==> inputs of v34 <==
==> flow/design.v (excerpt) <==
module processor_main(
		input  clk, reset_n,                       
		input  [31:0] dmem_datain, 
		input  [31:0] imem_data,                   
		output [31:0] dmem_addr, dmem_dataout, PC,
		output dmem_rw, io_rw
   );
clock: 5.71 ns
lec_check: 0
cap_margin: 20
core_aspect_ratio: 1.16
core_margin: 2
core_utilization: 66
cts_cluster_size: 58
place_density_lb_addon: 0.01
setup_slack_margin: 1.61
slew_margin: 20
tns_end_percent: 95
run.sh (not shown) runs the stock make flow with config.mk's settings and CLKGATE_MAP_FILE=.
==> v21: changes against v34 <==
- ABC_AREA: default -> 1
- CORE_ASPECT_RATIO: 1.16 -> default
- CORE_UTILIZATION: 66 -> 72
- CTS_CLUSTER_DIAMETER: default -> 366
- CTS_CLUSTER_SIZE: 58 -> 95
- PLACE_DENSITY: default -> 0.4
- PLACE_DENSITY_LB_ADDON: 0.01 -> default
- SETUP_SLACK_MARGIN: 1.61 -> default
- TNS_END_PERCENT: 95 -> default
==> flow/constraint.sdc (replaced) <==
create_clock -name core_clock -period 5.97 [get_ports {clk}]
set_input_delay 1.1940 -clock core_clock [delete_from_list [all_inputs] [get_ports {clk}]]
set_output_delay 1.1940 -clock core_clock [all_outputs]
set_load 0.01 [all_outputs]
==> impl_metrics.env <==
# physical design summary
export IMPL_yosys_cell_count_top_type="nand2_1"
export IMPL_outcome="aborted with a tool error"
export IMPL_mux_share_pct=0
export IMPL_use_met3_pct=78.9
export IMPL_place_inst=10359
export IMPL_stop_stage="global routing"
export IMPL_adder_share_pct=2.63
export IMPL_ctsResizeCount=151
export IMPL_error="[ERROR GRT-0232] Routing congestion too high. Check the congestion heatmap in the GUI."
(the above is from v21)
==> impl_metrics.env <==
# physical design summary
export IMPL_stop_stage="global routing"
export IMPL_yosys_cell_count_top_type="edfxtp_1"
export IMPL_mux_share_pct=23.8
export IMPL_error="[ERROR GRT-0116] Global routing finished with congestion. Check the congestion regions in the DRC Viewer."
export IMPL_outcome="aborted with a tool error"
export IMPL_adder_share_pct=2.68
(the above is from v34)

==> inputs of v17 <==
processor_main again, from the RTL that the note above started with.
Settings: LEC_CHECK=0, CAP_MARGIN=20, CELL_PAD_IN_SITES_DETAIL_PLACEMENT=2, CORE_MARGIN=2, CORE_UTILIZATION=40, GPL_ROUTABILITY_DRIVEN=0, SETUP_SLACK_MARGIN=1.91, SLEW_MARGIN=20; clock period 10.5 ns.
==> inputs of v24, as changes to v17 <==
- CELL_PAD_IN_SITES_DETAIL_PLACEMENT: 2 -> unset
- CORE_UTILIZATION: 40 -> 65
- GPL_ROUTABILITY_DRIVEN: 0 -> unset
- SETUP_SLACK_MARGIN: 1.91 -> unset
==> flow/constraint.sdc (replaced) <==
create_clock -name core_clock -period 7.3 [get_ports {clk}]
set_input_delay 1.4600 -clock core_clock [delete_from_list [all_inputs] [get_ports {clk}]]
set_output_delay 1.4600 -clock core_clock [all_outputs]
set_load 0.01 [all_outputs]
==> inputs of v28, as changes to v17 <==
- CELL_PAD_IN_SITES_DETAIL_PLACEMENT: 2 -> unset
- GPL_ROUTABILITY_DRIVEN: 0 -> unset
- SETUP_SLACK_MARGIN: 1.91 -> 2.27
==> flow/constraint.sdc (replaced) <==
create_clock -name core_clock -period 10.2 [get_ports {clk}]
set_input_delay 2.0400 -clock core_clock [delete_from_list [all_inputs] [get_ports {clk}]]
set_output_delay 2.0400 -clock core_clock [all_outputs]
set_load 0.01 [all_outputs]
==> notes.md <==
Results of an implementation run.

Detailed placement reports a standard cell area of 83000 sq um. According to the dpl log, the detail-placed design has an HPWL of 217 mm. The pre-CTS worst setup slack is 0.720 ns.

The starting density of the core is 0.404. The run stopped with a tool error. The detailed placer reported the number of placed instances as 7642. The total of cells resized after clock tree synthesis is 26. The core region is 193000 sq um. According to the logs, the last stage reached was 5_1_grt. TritonCTS created 174 clock buffers. The die footprint is 198000 sq um.

The number of buffers added for setup after CTS is 13.
-- figures above: v17

==> notes.md <==
Results of an implementation run.

The run finished with no timing, DRC or antenna violations. The starting density of the core is 0.404. The tool warning count is 1081. After floorplanning, the core was sized to cover 193000 sq um. The clock buffer instance count of the final layout is 216. The die footprint is 198000 sq um. Once placement finished, the instance area stood at 83600 sq um. The number of signal-net inverters in the final layout is 97. The power consumption is 18.5 mW. For reference, the critical path cell chain is nand3b_1 > nor3_4 > buf_4. The required time at the endpoint of the critical path is 5.49 ns. Per the placement report, the placed cell count is 7706. The number of buffers added for setup after CTS is 33. The pre-CTS worst setup slack is 0.743 ns.
-- figures above: v28

==> notes.md <==
Results of an implementation run.

The run stopped with a tool error. The stage at which the run stopped is 5_1_grt. The total of buffers placed on input and output ports is 163. The die footprint is 123000 sq um. The area after detailed placement is 84200 sq um. The number of buffers added for setup after CTS is 4.

In this run the standard cell core region covers 119000 sq um. The TritonCTS buffer count is 161. OpenSTA, run right after detailed placement, puts the worst setup slack at -0.337 ns.

The share of flip-flops with an asynchronous set or reset after synthesis is 0.333. At the floorplan stage, the core utilization is reported as 0.653. The flip-flop and latch count after synthesis is 1545. The post-DP HPWL is 214 mm. The total number of clock tree sinks is 1545.
-- figures above: v24

Power is estimated from default activity; no workload was simulated.
